Setup of violet:
==> flow/design.v (excerpt) <==
module clock(
    input clk,
    input rst,
    input adjust, up, up_ten,
    input h24, world_clock,
    input usa, england, spain,
    input sw_stopwatch,
    input sw_timer,
    input sw_alarm_set,
    input btn_stp_start,
    input btn_stp_reset,
    input btn_alarm_toggle,
    input btn_alarm_stop,
    output [7:0] seg_data, seg_com, seg7,
    output am, pm,
    output led4, led6, led8, 
    output LCD_RS, LCD_RW, LCD_E,
    output [7:0] LCD_DATA,
    output [3:0] rgb_r,
    output piezo_out 
    );
Size in the first run: roughly 2,900 cells after synthesis, about 310 flip-flops, roughly 62 I/O pins, roughly 21,000 µm² of cells after synthesis.
export LEC_CHECK = 0
export ABC_AREA = 1
export CAP_MARGIN = 0
export CORE_ASPECT_RATIO = 0.88
export CORE_MARGIN = 2
export CORE_UTILIZATION = 72
export CTS_CLUSTER_DIAMETER = 44
export CTS_CLUSTER_SIZE = 88
export GPL_ROUTABILITY_DRIVEN = 1
export HOLD_SLACK_MARGIN = -0.07
export PLACE_DENSITY_LB_ADDON = 0.28
export SETUP_SLACK_MARGIN = 2.6
export SLEW_MARGIN = 20
create_clock -name core_clock -period 10.3 [get_ports {clk}]
run.sh (not shown) runs the stock make flow with config.mk's settings and CLKGATE_MAP_FILE=.
violet finished all stages; layout check result: FAIL, due to negative setup slack.
The inputs of maple differ from those of violet as listed below.
Settings: removing HOLD_SLACK_MARGIN (formerly -0.07); removing PLACE_DENSITY_LB_ADDON (formerly 0.28); removing CTS_CLUSTER_SIZE (formerly 88); removing CORE_ASPECT_RATIO (formerly 0.88); removing CTS_CLUSTER_DIAMETER (formerly 44); changing CORE_UTILIZATION from 72 to 65; changing CAP_MARGIN from 0 to 20; removing GPL_ROUTABILITY_DRIVEN (formerly 1); removing SETUP_SLACK_MARGIN (formerly 2.6); changing the clock period (ns, I/O delays scaled along) from 10.3 to 12.4.
Notes after the runs:
maple went all the way through the flow, and no timing, DRC or antenna check failed. The global-route usage in maple sits 9.7 points below the value recorded for violet. Changes observed in maple relative to violet: register area about even, buffer share of cell area fell 1.8 points, final-layout clock buffer total rose 6, global-route wire length before repair fell 12,000 µm, worst hold slack about even. The lower wire length of maple and violet is in maple. Compared with violet, maple shows a detailed-placement wirelength estimate that is 4.3% lower.
Modified inputs, amber compared to maple
Settings: CTS_CLUSTER_SIZE now 22, previously not set; CORE_UTILIZATION now 72, was 65; ABC_AREA no longer set, was 1; the clock period (ns, I/O delays scaled along) now 11.7, was 12.4.
==> results <==
amber had finished all stages when the layout checks came back failing, citing negative setup slack.
maple did not stop at any stage, and its layout met the timing, DRC and antenna checks.
Pin count of the biggest net entering global routing was higher in the run labelled maple.
Compared with maple, amber shows a higher worst stage delay on the critical path.
Between maple and amber, the flow reports non-clock inverter instance count of the final layout decreasing by more than half.
Data arrival time of the worst path, maple and amber: lower on maple

========
Starting RTL as in the previous note.
// clock
module clock(
    input clk,
    input rst,
    input adjust, up, up_ten,
    input h24, world_clock,
    input usa, england, spain,
    input sw_stopwatch,
    input sw_timer,
    input sw_alarm_set,
    input btn_stp_start,
    input btn_stp_reset,
    input btn_alarm_toggle,
    input btn_alarm_stop,
    output [7:0] seg_data, seg_com, seg7,
    output am, pm,
    output led4, led6, led8, 
    output LCD_RS, LCD_RW, LCD_E,
    output [7:0] LCD_DATA,
    output [3:0] rgb_r,
    output piezo_out 
    );
clock: 12.7 ns
lec_check: 0
abc_area: 1
cap_margin: 20
core_margin: 2
core_utilization: 72
cts_cluster_diameter: 218
cts_cluster_size: 14
hold_slack_margin: -0.08
place_density_lb_addon: 0.28
setup_slack_margin: 1.63
slew_margin: 20
The starting point finished but failed the layout checks on negative setup slack.
Rerun with:
- ABC_AREA: 1 -> default
- CORE_UTILIZATION: 72 -> 40
- CTS_CLUSTER_DIAMETER: 218 -> default
- CTS_CLUSTER_SIZE: 14 -> default
- HOLD_SLACK_MARGIN: -0.08 -> default
- PLACE_DENSITY_LB_ADDON: 0.28 -> default
- SETUP_SLACK_MARGIN: 1.63 -> 2.99
- clock period: 12.7 -> 18.6 ns (I/O delays scaled with it)
=> The changed run produced a clean layout; critical path depth is lower by 38; cell area is lower by 1.9%; setup slack is better by 3.6 ns; global-route usage is lower by 21 points; clock-buffer cell count is higher by 6; routed wire length is lower by 13%; first-iteration DRC count is lower by 62%.
Rerun with:
- CAP_MARGIN: 20 -> 0
- CELL_PAD_IN_SITES_GLOBAL_PLACEMENT: default -> 0
- CTS_CLUSTER_SIZE: default -> 44
- MAX_ROUTING_LAYER: default -> met4
- SETUP_SLACK_MARGIN: 2.99 -> 2.28
- clock period: 18.6 -> 29.3 ns (I/O delays scaled with it)
Outcome: Die area does not change. Via count is lower by 0.88%. Setup slack improved by 4.3 ns. Sequential share of layout area grows by 0.74 points.
Rerun with:
- CAP_MARGIN: 0 -> 20
- CELL_PAD_IN_SITES_GLOBAL_PLACEMENT: 0 -> default
- CORE_UTILIZATION: 40 -> 10
- CTS_CLUSTER_SIZE: 44 -> default
- MAX_ROUTING_LAYER: met4 -> default
- SETUP_SLACK_MARGIN: 2.28 -> default
- clock period: 29.3 -> 22.0 ns (I/O delays scaled with it)
The changed run completed without violations.
Via count hardly moves.
Non-clock buffer count went up by 1.
Wire length went up by 9.0%.
Design area went up by 11%.

========
job 2138:
clock again, from the RTL that the note above started with.
Design clock, start of the top module:
module clock(
    input clk,
    input rst,
    input adjust, up, up_ten,
    input h24, world_clock,
    input usa, england, spain,
    input sw_stopwatch,
    input sw_timer,
    input sw_alarm_set,
    input btn_stp_start,
    input btn_stp_reset,
    input btn_alarm_toggle,
    input btn_alarm_stop,
    output [7:0] seg_data, seg_com, seg7,
    output am, pm,
    output led4, led6, led8, 
    output LCD_RS, LCD_RW, LCD_E,
    output [7:0] LCD_DATA,
    output [3:0] rgb_r,
    output piezo_out 
    );
    wire tick_1hz;
    wire [1:0] adjust_mode;
    wire [3:0] cur_h_ten, cur_h_one, cur_m_ten, cur_m_one, cur_s_ten, cur_s_one;
    wire [3:0] disp_h_ten, disp_h_one; 
    wire [3:0] stp_m10, stp_m1, stp_s10, stp_s1, stp_ms10, stp_ms1;
    wire [3:0] stp_run_m10, stp_run_m1, stp_run_s10, stp_run_s1, stp_run_ms10, stp_run_ms1;
    wire [3:0] stp_lap_m10, stp_lap_m1, stp_lap_s10, stp_lap_s1, stp_lap_ms10, stp_lap_ms1;
    wire [3:0] tm_m10, tm_m1, tm_s10, tm_s1;
    wire [3:0] tm_set_m10, tm_set_m1, tm_set_s10, tm_set_s1;
    wire timer_alarm_on; 
    wire [3:0] al_h10, al_h1, al_m10, al_m1;
    wire real_alarm_trig; 
    wire alarm_is_on;     
    reg [3:0] final_h_ten, final_h_one, final_m_ten, final_m_one, final_s_ten, final_s_one;
    clk_div u_clk_div( .clk(clk), .rst(rst), .tick_1hz(tick_1hz) );
    time_counter u_counter(
        .clk(clk), .rst(rst), .tick_1hz(tick_1hz),
        .adjust( adjust & ~sw_stopwatch & ~sw_timer & ~sw_alarm_set ), 
        .up(     up     & ~sw_stopwatch & ~sw_timer & ~sw_alarm_set ), 
        .up_ten( up_ten & ~sw_stopwatch & ~sw_timer & ~sw_alarm_set ),
        .cur_h_ten(cur_h_ten), .cur_h_one(cur_h_one),
        .cur_m_ten(cur_m_ten), .cur_m_one(cur_m_one),
        .cur_s_ten(cur_s_ten), .cur_s_one(cur_s_one),
        .adjust_mode(adjust_mode),
        .led4(led4), .led6(led6), .led8(led8) 
    );
  ...
export LEC_CHECK = 0
export ABC_AREA = 0
export CAP_MARGIN = 35
export CORE_MARGIN = 2
export CORE_UTILIZATION = 34
export CTS_CLUSTER_SIZE = 27
export HOLD_SLACK_MARGIN = 0.06
export PLACE_DENSITY_LB_ADDON = 0.08
export SETUP_SLACK_MARGIN = 2.79
export SLEW_MARGIN = 20
export TNS_END_PERCENT = 70
create_clock -name core_clock -period 11.1 [get_ports {clk}]
Job 2138 completed end to end; final checks failed (setup timing).
Here is what was changed in the inputs of job 8707 compared with job 2138.
Settings: CORE_UTILIZATION now 72, was 34; HOLD_SLACK_MARGIN no longer set, was 0.06; TNS_END_PERCENT no longer set, was 70; CAP_MARGIN now 10, was 35; PLACE_DENSITY_LB_ADDON no longer set, was 0.08; ABC_AREA now 1, was 0; CTS_CLUSTER_SIZE now 96, was 27; SETUP_SLACK_MARGIN no longer set, was 2.79; the clock period (ns, I/O delays scaled along) now 10.4, was 11.1.
==> comparison <==
Job 8707 ran in full, but the layout does not pass; the checks complain about setup timing.
[job 8707] clock skew fell 0.0096 ns relative to job 2138
From job 2138 to job 8707 the numbers moved as follows: final design utilization went up; count of clock-buffer cells in the layout -6; sequential share of layout area increased by 1.3 points relative to the old numbers.
Relative to job 8707, the following input files were edited for job 4189:
Settings: ABC_AREA: 1 -> unset; CORE_UTILIZATION: 72 -> 68; CORE_ASPECT_RATIO: unset -> 0.52; HOLD_SLACK_MARGIN: unset -> 0.16; CTS_CLUSTER_SIZE: 96 -> unset; MAX_ROUTING_LAYER: unset -> met4; the clock period (ns, I/O delays scaled along): 10.4 -> 20.0.
==> results <==
Job 4189 finished every step from synthesis to the final layout, and the layout passed the timing, DRC and antenna checks.
met5 as the highest metal layer with signal wires was reported by job 8707, and met4 by job 4189.
Diff job 4189 and job 8707: number of cells traversed by the worst register-to-register path lower in job 4189
Job 4189 vs job 8707 on basic-gate share of the synthesized area counting and, or, nand and nor cells: job 4189 is the lower one.
Relative to job 8707, number of multi-input combinational cells in the layout has decreased by 98 in job 4189.

========
clock again, from the RTL that the note above started with.
Settings: LEC_CHECK=0, ABC_AREA=0, CAP_MARGIN=25, CORE_MARGIN=7, CORE_UTILIZATION=42, CTS_CLUSTER_SIZE=59, GPL_ROUTABILITY_DRIVEN=1, PLACE_DENSITY_LB_ADDON=0.06, SLEW_MARGIN=15; clock period 18.5 ns.
The baseline went through all stages and came out clean.
Change:
- CAP_MARGIN: 25 -> 20
- CORE_MARGIN: 7 -> 6
- CORE_UTILIZATION: 42 -> 52
- CTS_CLUSTER_SIZE: 59 -> 33
- GPL_ROUTABILITY_DRIVEN: 1 -> not set
- MIN_ROUTING_LAYER: not set -> met1
- PLACE_DENSITY_LB_ADDON: 0.06 -> not set
- SETUP_SLACK_MARGIN: not set -> 4.92
- SLEW_MARGIN: 15 -> 20
- clock period: 18.5 -> 20.3 ns (I/O delays scaled with it)
Outcome: The new run finished clean. Cell count fell by 2.4%. Utilization rose by 13 points. Final area rose by 3.4%. Critical path depth fell by 1. Die size fell by 20%. Register-to-register slack gains 1.7 ns. Routed wire length fell by 1.0%.
Change:
- ABC_AREA: 0 -> not set
- CELL_PAD_IN_SITES_GLOBAL_PLACEMENT: not set -> 0
- CORE_MARGIN: 6 -> 2
- CORE_UTILIZATION: 52 -> 40
- MAX_ROUTING_LAYER: not set -> met4
- MIN_ROUTING_LAYER: met1 -> not set
- SETUP_SLACK_MARGIN: 4.92 -> not set
- clock period: 20.3 -> 29.3 ns (I/O delays scaled with it)
The changed run ran to the end with no violations.
Die area grows by 20%.
Count of clock-buffer cells in the layout does not change.
Cell count grows by 3.0%.
Change:
- CELL_PAD_IN_SITES_GLOBAL_PLACEMENT: 0 -> not set
- CORE_UTILIZATION: 40 -> 65
- CTS_CLUSTER_SIZE: 33 -> not set
- MAX_ROUTING_LAYER: met4 -> not set
- clock period: 29.3 -> 13.7 ns (I/O delays scaled with it)
Area after synthesis is unchanged; register-to-register slack gets worse by 16 ns; wire length rose by a few percent; first-iteration DRC count rose by well over a third; setup slack gets worse by 7.0 ns; sequential cell count stays the same.

========
== run 1 ==
Starting RTL as in the previous note.
make LEC_CHECK=0 CAP_MARGIN=20 CORE_MARGIN=2 CORE_UTILIZATION=72 CTS_CLUSTER_DIAMETER=28 CTS_CLUSTER_SIZE=43 PLACE_DENSITY_LB_ADDON=0.21 SETUP_SLACK_MARGIN=3.45 SLEW_MARGIN=20 finish   # period 11.7 ns
The flow ended early for run 1: it failed with a tool error in global routing (5_1_grt).
The following lists how run 2 was set up differently from run 1:
Settings: CTS_CLUSTER_SIZE: 43 -> unset; SETUP_SLACK_MARGIN: 3.45 -> unset; PLACE_DENSITY_LB_ADDON: 0.21 -> unset; CTS_CLUSTER_DIAMETER: 28 -> unset; CORE_UTILIZATION: 72 -> 40; the clock period (ns, I/O delays scaled along): 11.7 -> 20.0.
Findings:
- Run 2 reached the final stage; the timing, DRC and antenna checks on its layout passed.
- Stage in which a tool error killed run 1: global routing (5_1_grt).
- Compare run 1 and run 2 | die width lower: run 1
- Re maximum buffer depth of the clock tree: no difference whatsoever between run 2 and run 1.
- On initial standard-cell utilization of the core, the lower figure sits with run 2, not run 1.
- Worst setup slack after placement ended up 3010 ps higher on run 2 than on run 1.
- Lower area enclosed by the die boundary goes to run 1 over run 2.
- Per the comparison of run 2 with run 1, synthesized cell count comparable; placer congestion estimate shrank by about 15%; number of buffers inserted by post-CTS setup repair shows a reduction of 37.
diff inputs: run 2 => run 3
Settings: an added CTS_CLUSTER_DIAMETER of 218; a change of CORE_UTILIZATION from 40 to 65; an added SETUP_SLACK_MARGIN of 1.63; a change of the clock period (ns, I/O delays scaled along) from 20.0 to 10.6.
==> results <==
As of run 3, total via count in the routed design had risen by more than 10% compared to run 2.
In run 3, the final worst-path cycle share came out 27 points above the value in run 2.
Changes observed in run 3 relative to run 2: area added between synthesis and finish higher, relative max-transition margin shrank by 13 points, final wirelength went up 35%, critical path depth up 12.
Run 3 vs run 2, cell count went up by 20.
Number of fillers in the final layout, run 3 and run 2: lower on run 3
Finished, but not clean: run 3, with negative setup slack.
No stage failed in run 2, and the final checks on the layout all came back clean.
Against run 2, run 3 reports a smallest hold slack that is higher.
u_counter.cur_h_ten[3] as the launch point of the worst path was reported by run 3, and usa by run 2.
| overall track demand over capacity in global routing | run 3 vs run 2 | 25 points higher |
The following lists how run 4 was set up differently from run 3:
Settings: putting PLACE_DENSITY_LB_ADDON at 0.27 where nothing was set; swapping 65 for 71 in CORE_UTILIZATION; clearing CTS_CLUSTER_DIAMETER, which used to be 218; swapping 1.63 for 2.39 in SETUP_SLACK_MARGIN; putting ABC_AREA at 1 where nothing was set; swapping 10.6 for 17.7 in the clock period (ns, I/O delays scaled along).
Compared run 4 vs run 3, and post-route setup TNS is up in run 4. Comparing total routing usage reported by global routing for run 4 and run 3, the smaller number came from run 4. In run 3 the implementation ran to completion but is not tape-out ready, as the final checks report negative setup slack. Run 4 completed; timing, DRC and antenna clean. Looking only at largest stage delay on the critical path, and setting everything else aside, the higher value of run 4 and run 3 goes to run 3. Going from run 3 to run 4, normalized max-slew margin rose 8.6 points; number of tap instances lost 12. From run 3 to run 4 the numbers moved as follows: layout multi-input combinational cell count higher, worst endpoint data arrival time higher.
#### Input delta (run 5 over run 4)
Settings: removing SETUP_SLACK_MARGIN (formerly 2.39); changing CORE_UTILIZATION from 71 to 40; removing ABC_AREA (formerly 1); removing PLACE_DENSITY_LB_ADDON (formerly 0.27); changing the clock period (ns, I/O delays scaled along) from 17.7 to 18.6.
==> results <==
- Run 5 against run 4: initial antenna violation count saw an increase; clock buffer count in the final layout saw an increase; area used by multi-input combinational logic saw an increase; number of global-route vias before repair saw a decrease.
- Going from run 4 to run 5, the largest net degree at the start of global routing was found to have gone down by 27.
- Going from run 4 to run 5, global-route usage over all layers shrinks by 18 points.
- On cell area, run 5 and run 4 are neck and neck.
- Comparing run 5 and run 4, the lower mean cell area of the mapped netlist was measured on run 4.
- Run 5 vs. run 4: overall die height saw an increase, routed metal-1 wirelength saw an increase.
- Top metal layer carrying routed signals = met4: run 4; top metal layer carrying routed signals = met5: run 5
